== wip/violet ==
==> flow/design.v <==
module matrix_mul(
    input wire clk,
    input wire reset,
    input wire start,
    input wire [8:0][7:0] matrix_a,
    input wire [8:0][7:0] matrix_b,
    output reg [8:0][15:0] result,
    output reg done
);
reg [3:0] state;
reg [3:0] i, j, k;
reg [15:0] sum;
localparam IDLE = 4'd0, MULTIPLY = 4'd1, DONE = 4'd2;
always @(posedge clk or posedge reset) begin
    if (reset) begin
        state <= IDLE;
        done <= 0;
        i <= 0;
        j <= 0;
        k <= 0;
        sum <= 0;
    end else begin
        case (state)
            IDLE: begin
                if (start) begin
                    state <= MULTIPLY;
                    i <= 0;
                    j <= 0;
                    k <= 0;
                    sum <= 0;
                    done <= 0;
                end
            end
            MULTIPLY: begin
                if (k == 3) begin
                    result[i*3 + j] <= sum;
                    sum <= 0;
                    k <= 0;
                    if (j == 2) begin
                        j <= 0;
                        if (i == 2) begin
                            state <= DONE;
                        end else begin
                            i <= i + 1;
                        end
                    end else begin
                        j <= j + 1;
                    end
                end else begin
                    sum <= sum + matrix_a[i*3 + k] * matrix_b[k*3 + j];
                    k <= k + 1;
                end
            end
            DONE: begin
                done <= 1;
                state <= IDLE;
            end
        endcase
    end
end
endmodule
==> flow/config.mk <==
export PLATFORM = sky130hd
export DESIGN_NAME = matrix_mul
export DESIGN_NICKNAME = matrix_mul
export VERILOG_FILES = /design/flow/design.v
export SDC_FILE = /design/flow/constraint.sdc
export NUM_CORES = 4
export LEC_CHECK = 0
export CAP_MARGIN = 20
export CORE_MARGIN = 2
export CORE_UTILIZATION = 66
export CTS_CLUSTER_DIAMETER = 231
export SLEW_MARGIN = 20
==> flow/constraint.sdc <==
create_clock -name core_clock -period 6.3 [get_ports {clk}]
set_input_delay 1.2600 -clock core_clock [delete_from_list [all_inputs] [get_ports {clk}]]
set_output_delay 1.2600 -clock core_clock [all_outputs]
set_load 0.01 [all_outputs]
run.sh (not shown) runs the stock make flow with config.mk's settings and CLKGATE_MAP_FILE=.
wip/violet: it failed with a tool error in global routing, so there are no final results.
--- input diff wip/violet..wip/maple ---
- PLACE_DENSITY newly set to 0.6
- CORE_UTILIZATION changed from 66 to 60
- TNS_END_PERCENT newly set to 5
- CTS_CLUSTER_DIAMETER changed from 231 to 180
- the clock period (ns, I/O delays scaled along) changed from 6.3 to 4.39
[summary]
From wip/violet to wip/maple the numbers moved as follows: die size up 0.0019 mm2, HPWL reported at the end of detailed placement down about 6.4%, area fraction in and, or, nand and nor cells flat. Finished, but not clean: wip/maple, with negative setup slack.
### wip/maple -> wip/nickel
- a change of CORE_UTILIZATION from 60 to 40
- a deleted CTS_CLUSTER_DIAMETER that had been 180
- a deleted TNS_END_PERCENT that had been 5
- a change of the clock period (ns, I/O delays scaled along) from 4.39 to 10.0
## What came out
Ran to the end and failed final checks on negative setup slack: wip/maple.
Per the final summary, wip/nickel finished and its layout is clean on timing, DRC and antenna.
Lower global-route usage was reported by wip/nickel, not wip/maple.
When wip/nickel is set beside wip/maple, its final area turns out to be about 9% smaller.
Going from wip/maple to wip/nickel, final core utilization fell 34 points; maximum frequency fell 15%.
Edits applied to the flow inputs when going from wip/nickel to wip/quartz:
- SLEW_MARGIN now 15, was 20
- PLACE_DENSITY no longer set, was 0.6
- SETUP_SLACK_MARGIN now 2.41, previously not set
Results
- Compared with wip/nickel, wip/quartz shows a higher non-clock buffer count.
- Critical path depth ends up lower on wip/quartz.
- Comparing wip/nickel and wip/quartz, length of routed met2 wiring is higher on wip/quartz.
- wip/quartz and wip/nickel ended up with roughly the same cell count after placement.
- Changes observed in wip/quartz relative to wip/nickel: layout-stage area growth over the synthesis result increased by 0.75 points relative to the old numbers; setup slack picked up an extra 490 ps; global-route usage has increased; area after synthesis comparable.
- wip/quartz reached the final stage; the timing, design-rule and antenna checks on its layout passed.
- In the metrics for wip/nickel and wip/quartz, the one carrying the higher filler-free cell count of the finished design is wip/quartz.


// matrix_mul: RTL as listed in full above, without the edits since
==> flow/config.mk <==
export PLATFORM = sky130hd
export DESIGN_NAME = matrix_mul
export DESIGN_NICKNAME = matrix_mul
export VERILOG_FILES = /design/flow/design.v
export SDC_FILE = /design/flow/constraint.sdc
export NUM_CORES = 4
export LEC_CHECK = 0
export CAP_MARGIN = 20
export CELL_PAD_IN_SITES_GLOBAL_PLACEMENT = 0
export CORE_ASPECT_RATIO = 1.99
export CORE_MARGIN = 2
export CORE_UTILIZATION = 56
export CTS_CLUSTER_DIAMETER = 336
export CTS_CLUSTER_SIZE = 71
export GPL_TIMING_DRIVEN = 1
export MAX_ROUTING_LAYER = met5
export PLACE_DENSITY = 0.41
export SLEW_MARGIN = 20
export TNS_END_PERCENT = 5
==> flow/constraint.sdc <==
create_clock -name core_clock -period 4.44 [get_ports {clk}]
set_input_delay 0.8880 -clock core_clock [delete_from_list [all_inputs] [get_ports {clk}]]
set_output_delay 0.8880 -clock core_clock [all_outputs]
set_load 0.01 [all_outputs]
The first run ran to the end with violations: negative setup slack.
==> next run, changes <==
CORE_ASPECT_RATIO = 0.5   (was 1.99)
CORE_UTILIZATION = 58   (was 56)
CTS_CLUSTER_DIAMETER = default   (was 336)
CTS_CLUSTER_SIZE = default   (was 71)
SETUP_SLACK_MARGIN = -0.34   (was default)
Outcome: The new run finished with negative setup slack left. Non-clock buffer count is higher by 13. Setup slack gets worse by 0.22 ns. Synthesized cell count is unchanged. Area after synthesis is unchanged. Fmax shrinks by 3.2%. Final cell count grows by 0.78%. Cell area barely changes.
==> next run, changes <==
ABC_AREA = 1   (was default)
CORE_UTILIZATION = 49   (was 58)
CTS_CLUSTER_DIAMETER = 336   (was default)
CTS_CLUSTER_SIZE = 71   (was default)
SETUP_SLACK_MARGIN = -0.1   (was -0.34)
What happened:
- The changed run produced a layout that fails on negative setup slack
- final area goes up by a few percent
- wire length goes down slightly
- flip-flop count is unchanged
- first-iteration DRC count goes down by about a fifth
- sequential share of layout area goes down by 1.6 points
==> next run, changes <==
ABC_AREA = default   (was 1)
CORE_ASPECT_RATIO = 1.48   (was 0.5)
CORE_UTILIZATION = 58   (was 49)
CTS_CLUSTER_DIAMETER = default   (was 336)
CTS_CLUSTER_SIZE = 87   (was 71)
SETUP_SLACK_MARGIN = 1.29   (was -0.1)
The new run completed, yet does not pass: negative setup slack.
Worst setup slack gets worse by 0.66 ns.
Final cell count goes down by 24%.
Sequential share of layout area stays flat.
